## ws2812_top
module ws2812_top(input clk, input reset, input spi_valid, input spi_data, output led);
clock: 7.51 ns
lec_check: 0
cap_margin: 15
core_margin: 2
core_utilization: 72
cts_cluster_size: 70
place_density_lb_addon: 0.0
setup_slack_margin: 2.21
slew_margin: 20
run.sh (not shown) runs the stock make flow with config.mk's settings and CLKGATE_MAP_FILE=.
==> next run, changes <==
CAP_MARGIN = 20   (was 15)
CORE_UTILIZATION = 70   (was 72)
CTS_CLUSTER_SIZE = 26   (was 70)
Effect:
- final cell count increases by about 1.3%
- core utilization fell by 2.2 points
- power falls by about 0.37%
- count of clock-buffer cells in the layout falls by 23
- setup slack loses 0.11 ns
- clock skew is about the same
- first-iteration DRC count rises by 7.2%
- sequential cell count does not change
- sequential power is about the same
- hold slack gets worse by 0.0058 ns
- final area hardly moves
==> next run, changes <==
CORE_ASPECT_RATIO = 0.71   (was default)
CORE_UTILIZATION = 72   (was 70)
CTS_CLUSTER_SIZE = 72   (was 26)
GPL_ROUTABILITY_DRIVEN = 1   (was default)
SETUP_SLACK_MARGIN = -0.38   (was 2.21)
Die size came out lower by 2.7%; sequential share of layout area came out higher by 0.48 points; area after synthesis is unchanged; sequential power barely changes; final cell count came out lower by 1.0%; critical path depth stays the same.
==> next run, changes <==
CORE_ASPECT_RATIO = default   (was 0.71)
CTS_CLUSTER_SIZE = 10   (was 72)
GPL_ROUTABILITY_DRIVEN = default   (was 1)
PLACE_DENSITY = 0.6   (was default)
PLACE_DENSITY_LB_ADDON = default   (was 0.0)
SETUP_SLACK_MARGIN = 2.24   (was -0.38)
SLEW_MARGIN = 35   (was 20)
Die area hardly moves. Final area is higher by about 0.6%. Power is higher by about 3%. Routed wire length is lower by 0.55%. Non-clock buffer count is lower by 7. Worst setup slack gains 0.51 ns. Via count is higher by 0.52%.


ws2812_top again, from the RTL that the note above started with.
clock: 11.3 ns
lec_check: 0
cap_margin: 20
core_margin: 2
core_utilization: 53
gpl_routability_driven: 1
place_density_lb_addon: 0.01
setup_slack_margin: 3.04
slew_margin: 20
The baseline finished clean.
Change:
Settings changed: CORE_UTILIZATION 53 to 72, GPL_ROUTABILITY_DRIVEN 1 to unset, PLACE_DENSITY set to 0.6, PLACE_DENSITY_LB_ADDON 0.01 to unset, SETUP_SLACK_MARGIN 3.04 to 2.24.
Clock period 11.3 ns to 7.51 ns, I/O delays scaled along.
The changed run passed the timing, DRC and antenna checks.
Die size came out lower by 26%.
Setup slack gets worse by 2.6 ns.
Clock power grows by about 43%.
Change:
Settings changed: CTS_CLUSTER_DIAMETER set to 213, CTS_CLUSTER_SIZE set to 10, SETUP_SLACK_MARGIN 2.24 to 2.2, TNS_END_PERCENT set to 10.
Result: Clock-buffer cell count went up by 29. Cell area is about the same. Sequential power hardly moves. First-iteration DRC count shrinks by a few percent. Setup slack gains 0.023 ns. Die area is unchanged. Power barely changes. Area after synthesis does not change. Clock power hardly moves.
Change:
Settings changed: CORE_ASPECT_RATIO set to 1.42, PLACE_DENSITY 0.6 to 0.72.
Outcome: Global-route usage went up by 1.4 points. Setup slack is worse by 0.18 ns. Sequential share of layout area hardly moves. Synthesized cell count stays the same. Wire length increases by 3.6%. Cell area is about the same. Hold slack loses 0.011 ns. Total power goes up by 0.32%. Area after synthesis is unchanged. Combinational power grows by about 2%.
Change:
Settings changed: CORE_ASPECT_RATIO 1.42 to unset, PLACE_DENSITY 0.72 to 0.6, SLEW_MARGIN 20 to 40, TNS_END_PERCENT 10 to unset.
Result: Wire length goes down by 3.2%; non-clock buffer count goes up by 5; sequential power is about the same; register-to-register slack improves by 0.09 ns; setup slack improves by 0.14 ns; synthesized area stays the same.


== P ==
Starting RTL as in the previous note.
Settings: LEC_CHECK=0, CAP_MARGIN=40, CELL_PAD_IN_SITES_DETAIL_PLACEMENT=1, CORE_MARGIN=2, CORE_UTILIZATION=40, CTS_CLUSTER_SIZE=94, GPL_ROUTABILITY_DRIVEN=0, HOLD_SLACK_MARGIN=-0.01, MAX_ROUTING_LAYER=met4, PLACE_DENSITY_LB_ADDON=0.12, SLEW_MARGIN=20; clock period 48.9 ns.
P went all the way through synthesis, placement and routing and the layout is clean on timing, DRC and antenna.
The inputs of Q differ from those of P as listed below.
- a change of GPL_ROUTABILITY_DRIVEN from 0 to 1
- an added PLACE_DENSITY of 0.6
- a change of CAP_MARGIN from 40 to 20
- a deleted CELL_PAD_IN_SITES_DETAIL_PLACEMENT that had been 1
- a deleted HOLD_SLACK_MARGIN that had been -0.01
- a deleted CTS_CLUSTER_SIZE that had been 94
- a change of CORE_UTILIZATION from 40 to 70
- a deleted MAX_ROUTING_LAYER that had been met4
- a deleted PLACE_DENSITY_LB_ADDON that had been 0.12
- a change of the clock period (ns, I/O delays scaled along) from 48.9 to 7.69
Q completed end to end with timing, DRC and antenna clean. Arrival time of the worst setup path delta for Q relative to P: 8370 ps lower. On power density over cell area: Q sits above P. Setup WNS P -> Q: worse. Compared with P, Q shows a higher met2 track utilization from global routing.
What R does differently from Q at the input level:
- a deleted GPL_ROUTABILITY_DRIVEN that had been 1
- a change of CORE_UTILIZATION from 70 to 68
- an added HOLD_SLACK_MARGIN of 0.3
- an added ABC_AREA of 1
- a change of the clock period (ns, I/O delays scaled along) from 7.69 to 13.1
Results
- Looking at master of the slowest instance on the critical path, the sky130_fd_sc_hd__nand2_1 result is from R; the sky130_fd_sc_hd__nor3_2 one comes from Q.
- Against Q, R comes in 0.73 points higher on fraction of power spent switching nets.
- R vs. Q: number of detailed-route iterations in the first pass closely matched the old numbers; iteration-0 DRC count of the detailed router moved down; die area higher.
- Area of all placed cells without fillers, Q and R, lower one = Q.
- Re sink count of the clock tree: no difference whatsoever between Q and R.
- Worst hold slack in R is 9.6 ps below Q.
- Global-route wire length before repair: R vs Q up about 13%
- Total power after layout of R falls short of that of Q by more than a quarter.
- Comparing setup slack for Q and R, the smaller number came from Q.


== build 30 ==
The RTL this note starts from:
==> flow/design.v <==
module bit_fifo #(parameter DEPTH = 768) (
	input clk,
	input reset,
	input din,
	input wr_en,
	input rd_en,
	output reg q,
	output empty,
	output full
);
	localparam AW = $clog2(DEPTH);
	localparam CW = $clog2(DEPTH+1);
	reg mem [0:DEPTH-1];
	reg [AW-1:0] wr_ptr;
	reg [AW-1:0] rd_ptr;
	reg [CW-1:0] count;
	wire do_wr = wr_en & ~full;
	wire do_rd = rd_en & ~empty;
	assign empty = (count == 0);
	assign full = (count == DEPTH);
	always @(posedge clk) begin
		if (do_wr)
			mem[wr_ptr] <= din;
	end
	always @(posedge clk) begin
		if (reset) begin
			wr_ptr <= 0;
			rd_ptr <= 0;
			count <= 0;
			q <= 0;
		end else begin
			if (do_wr)
				wr_ptr <= (wr_ptr == DEPTH-1) ? {AW{1'b0}} : wr_ptr + 1'b1;
			if (do_rd) begin
				q <= mem[rd_ptr];
				rd_ptr <= (rd_ptr == DEPTH-1) ? {AW{1'b0}} : rd_ptr + 1'b1;
			end
			if (do_wr & ~do_rd)
				count <= count + 1'b1;
			else if (do_rd & ~do_wr)
				count <= count - 1'b1;
		end
	end
endmodule
module ledDriver(input clk, input reset, output reg led, input data, input lastBit, input start, output finish, output reg read);
	reg running;
	reg resCounting;
	reg[4:0] count;
	always @(posedge clk) begin
		if (reset || ~running) begin
			count<=0;
		end else begin
			if (count!=24) begin
				count <= count + 1;
			end else begin
			 count <=0;
			end
		end
	end
  reg firstbit;
	always @(posedge clk) begin
	  if (reset) begin
	    running <= 0;
	    firstbit <= 1;	   
		read <= 0;
		resCounting <= 0;
	  end else begin
	    if (~running & start) begin
	      running <= 1;
	      firstbit <= 1;
	    end else if (running) begin
	      firstbit<=0;
	      if (lastBit && count==24) begin
	        running <= 0;
	        resCounting <= 1;	 
			read <= 0;
	      end else if (count==0 && ~firstbit) begin
			read <= 1;
	      end else read <= 0;
	    end else if (resCounting && finish) begin
	      resCounting <= 0;
	    end
	  end
	end
	always @(posedge clk) begin
		if (reset || ~running) begin
			led <= 0;
		end else begin
			if (count==0) begin
				led <= 1;
			end else if ( (count==8 && ~data) || (count==16 && data)) begin
				led<=0;
			end
		end
	end
	reg [10:0] resCounter;
	always @(posedge clk) begin
	  if (reset || ~resCounting) begin
	    resCounter<=0;
	  end else begin
	    resCounter <= resCounter+1;
	  end
	end
	assign finish = resCounter==11'h7FF;
endmodule
module ws2812_top(input clk, input reset, input spi_valid, input spi_data, output led);
	parameter NUM_LEDS = 32;
	localparam NUM_BITS = NUM_LEDS*24;
	reg switch;
	wire q1,q2;
	reg[12:0] writeCount;
	wire read;	
	wire write ;		   	   
	wire empty1, empty2;
	reg justSwitched;
	bit_fifo #(.DEPTH(NUM_BITS)) fifo1(
		.clk(clk),
		.reset(reset),
		.din(spi_data),
		.wr_en(spi_valid & ~switch & write),
		.rd_en(read & switch),
		.q(q1),
		.empty(empty1),
		.full()
	);	   
	bit_fifo #(.DEPTH(NUM_BITS)) fifo2(
		.clk(clk),
		.reset(reset),
		.din(spi_data),
		.wr_en(spi_valid & switch & write),
		.rd_en(read & ~switch),
		.q(q2),
		.empty(empty2),
		.full()
	);		  
	wire readData;
	assign readData = switch ? q1 : q2;
	wire empty;
	assign empty = switch ? empty1 : empty2;
	wire ledFinished;  
	wire readDriver;
	assign read = readDriver | justSwitched;
	ledDriver ledDriver_inst(
		.clk(clk),
		.reset(reset),
		.led(led),
		.data(readData),   
		.lastBit(empty),
		.start(justSwitched),
		.finish(ledFinished),
		.read(readDriver)				  
	);
	reg ledRealFinished;
	reg firstRun;
	always @(posedge clk) begin
		if (reset) begin
			firstRun <= 1;		 
			ledRealFinished <= 1;
		end else begin
			if (justSwitched) begin
				firstRun <= 0;				
			end
			if (ledFinished)
				ledRealFinished <= 1;
			else if (justSwitched)
				ledRealFinished <= 0;
		end
	end
	reg spiFinished;
	reg seenSwitch;
	assign write = ~spiFinished | (seenSwitch!=switch);	
	wire spiRealFinished;
	assign spiRealFinished = spiFinished & (seenSwitch==switch);
	always @(posedge clk) begin
		if (reset) begin 
			writeCount <= 0;
			spiFinished <= 0;
			seenSwitch <= 0;
		end else if (spi_valid) begin
			if (writeCount==NUM_BITS-1) begin   
				if (seenSwitch!=switch) begin
					writeCount <= 1;  
					spiFinished <= 0;
				end else begin
					spiFinished <= 1;
				end
			end else begin
				writeCount <= writeCount + 1;
				spiFinished <= 0;		 
				seenSwitch <= switch;
			end
		end
	end			 
	always @(posedge clk) begin
		if (reset) begin
			switch <= 0;			  
			justSwitched <= 0;
		end else begin	
			if ((firstRun | ledRealFinished) & spiRealFinished) begin
				switch <= ~switch;
				justSwitched <= 1;
			end else
				justSwitched <= 0;
		end
	end	
endmodule
Settings: LEC_CHECK=0, CAP_MARGIN=15, CORE_ASPECT_RATIO=0.72, CORE_MARGIN=2, CORE_UTILIZATION=72, CTS_CLUSTER_SIZE=70, HOLD_SLACK_MARGIN=0.13, PLACE_DENSITY_LB_ADDON=0.0, SETUP_SLACK_MARGIN=2.21, SLEW_MARGIN=20; clock period 7.51 ns.
No stage failed in build 30, and the final checks on the layout all came back clean.
Here is what was changed in the inputs of build 64 compared with build 30.
==> flow/config.mk <==
export PLATFORM = sky130hd
export DESIGN_NAME = ws2812_top
export DESIGN_NICKNAME = ws2812_top
export VERILOG_FILES = /design/flow/design.v
export SDC_FILE = /design/flow/constraint.sdc
export NUM_CORES = 4
export LEC_CHECK = 0
export CAP_MARGIN = 20
export CORE_MARGIN = 2
export CORE_UTILIZATION = 72
export CTS_CLUSTER_SIZE = 72
export GPL_ROUTABILITY_DRIVEN = 1
export PLACE_DENSITY_LB_ADDON = 0.0
export SETUP_SLACK_MARGIN = 2.15
export SLEW_MARGIN = 20
## What came out
Post-route cell area (build 64 vs. build 30) increases slightly
Build 30 reports its library cell contributing the largest single delay on the critical path as sky130_fd_sc_hd__or3b_2 while build 64 reports sky130_fd_sc_hd__clkdlybuf4s50_1.
Max routability-driven placement congestion ratio across build 30 and build 64: build 30
Summary of build 64 over build 30: number of inserted diodes went down; total power divided by cell area went up; clock latency on the worst-skew pair did not really move; final number of max-transition violations did not really move.
met1 track utilization from global routing on build 64 is down relative to build 30.
[compare] base=build 30 new=build 64: worst endpoint required time about even, time the worst path needs with I/O delays and setup went up by 55 ps, smallest setup slack after layout now sits lower, inserted tap cell count now smaller.
## Diff of input files: build 14 against build 64
diff --git a/flow/config.mk b/flow/config.mk
--- a/flow/config.mk
+++ b/flow/config.mk
@@ -10,6 +10,5 @@
 export CORE_UTILIZATION = 72
-export CTS_CLUSTER_SIZE = 72
-export GPL_ROUTABILITY_DRIVEN = 1
-export PLACE_DENSITY_LB_ADDON = 0.0
-export SETUP_SLACK_MARGIN = 2.15
+export CTS_CLUSTER_DIAMETER = 213
+export PLACE_DENSITY = 0.6
+export SETUP_SLACK_MARGIN = 2.2
 export SLEW_MARGIN = 20
### Flow results
Build 14 against build 64: utilization neither gained nor lost much; pin count of the biggest net entering global routing saw an increase; met2 global-route usage now sits at about the same level; design area held steady; post-route minimum period saw a decrease.
From build 64 to build 14 the numbers moved as follows: depth of the most critical reg-to-reg path increased 1, placed standard-cell area comparable.
Between build 64 and build 14, final cycle utilization of the critical path decreased.
Number of sinks on the clock net: build 64 vs build 14, no meaningful difference
Edits applied to the flow inputs when going from build 14 to build 69:
diff --git a/flow/config.mk b/flow/config.mk
--- a/flow/config.mk
+++ b/flow/config.mk
@@ -9,6 +9,6 @@
 export CORE_MARGIN = 2
-export CORE_UTILIZATION = 72
-export CTS_CLUSTER_DIAMETER = 213
-export PLACE_DENSITY = 0.6
-export SETUP_SLACK_MARGIN = 2.2
+export CORE_UTILIZATION = 70
+export CTS_CLUSTER_SIZE = 61
+export PLACE_DENSITY_LB_ADDON = 0.0
+export SETUP_SLACK_MARGIN = 2.21
 export SLEW_MARGIN = 20
### Flow results
Final number of hold-violating endpoints came out exactly the same in build 69 and build 14. | final area | build 14 vs build 69 | ≈ equal |. Of build 69 and build 14, it is build 69 that has the higher number of placement rows. [compare] base=build 14 new=build 69: routed wire length up about 1.7%; post-route worst setup slack lower; worst reg2reg path depth decreased by 3 relative to the old numbers; total die area went up. Side by side, core area turned out higher in build 69 than in build 14.
Input changes introduced in build 59 (baseline for comparison: build 69):
diff --git a/flow/config.mk b/flow/config.mk
--- a/flow/config.mk
+++ b/flow/config.mk
@@ -7,8 +7,10 @@
 export LEC_CHECK = 0
-export CAP_MARGIN = 20
+export CAP_MARGIN = 15
+export CORE_ASPECT_RATIO = 0.72
 export CORE_MARGIN = 2
-export CORE_UTILIZATION = 70
-export CTS_CLUSTER_SIZE = 61
+export CORE_UTILIZATION = 72
+export CTS_CLUSTER_SIZE = 72
+export GPL_ROUTABILITY_DRIVEN = 1
 export PLACE_DENSITY_LB_ADDON = 0.0
-export SETUP_SLACK_MARGIN = 2.21
+export SETUP_SLACK_MARGIN = 2.15
 export SLEW_MARGIN = 20
==> comparison <==
- Measured against each other, build 69 and build 59 differ in post-route fraction of the period consumed by the critical path, the lower figure coming from build 69.
- Build 59: normalized max-slew margin 8.2 points above build 69
- In the reports for build 69 and build 59, the smaller layout overhead on the synthesized area belongs to build 59.
- Cell area | build 59 vs build 69 | build 59 smaller
- As of build 59, layout clock buffer count had fallen by a few percent compared to build 69.
- Total routing usage reported by global routing, build 69 and build 59: larger value in build 59
- Hold slack ends up lower on build 69.
- No run among build 69 and build 59 stopped early or left any final violation; all are clean.
> inputs changed (build 59 -> build 84)
diff --git a/flow/config.mk b/flow/config.mk
--- a/flow/config.mk
+++ b/flow/config.mk
@@ -11,6 +11,6 @@
 export CORE_UTILIZATION = 72
-export CTS_CLUSTER_SIZE = 72
-export GPL_ROUTABILITY_DRIVEN = 1
+export CTS_CLUSTER_SIZE = 70
 export PLACE_DENSITY_LB_ADDON = 0.0
-export SETUP_SLACK_MARGIN = 2.15
+export SETUP_SLACK_MARGIN = 2.21
 export SLEW_MARGIN = 20
+export TNS_END_PERCENT = 5
### Flow results
Between build 59 and build 84, the difference in combinational fraction of design power is negligible.
Taking build 59 as the reference, in build 84 overall power after layout stayed essentially flat, total via count after detailed routing moved down, sum of met2 wire segment lengths after detailed routing ~0 delta, final worst-path cycle share -1.7 points.
Diff build 59..build 84 | count of buffer and inverter cells on the critical path | unchanged
Non-clock buffer count delta for build 84 relative to build 59: 1 higher
Power and IR drop assume default switching activity.
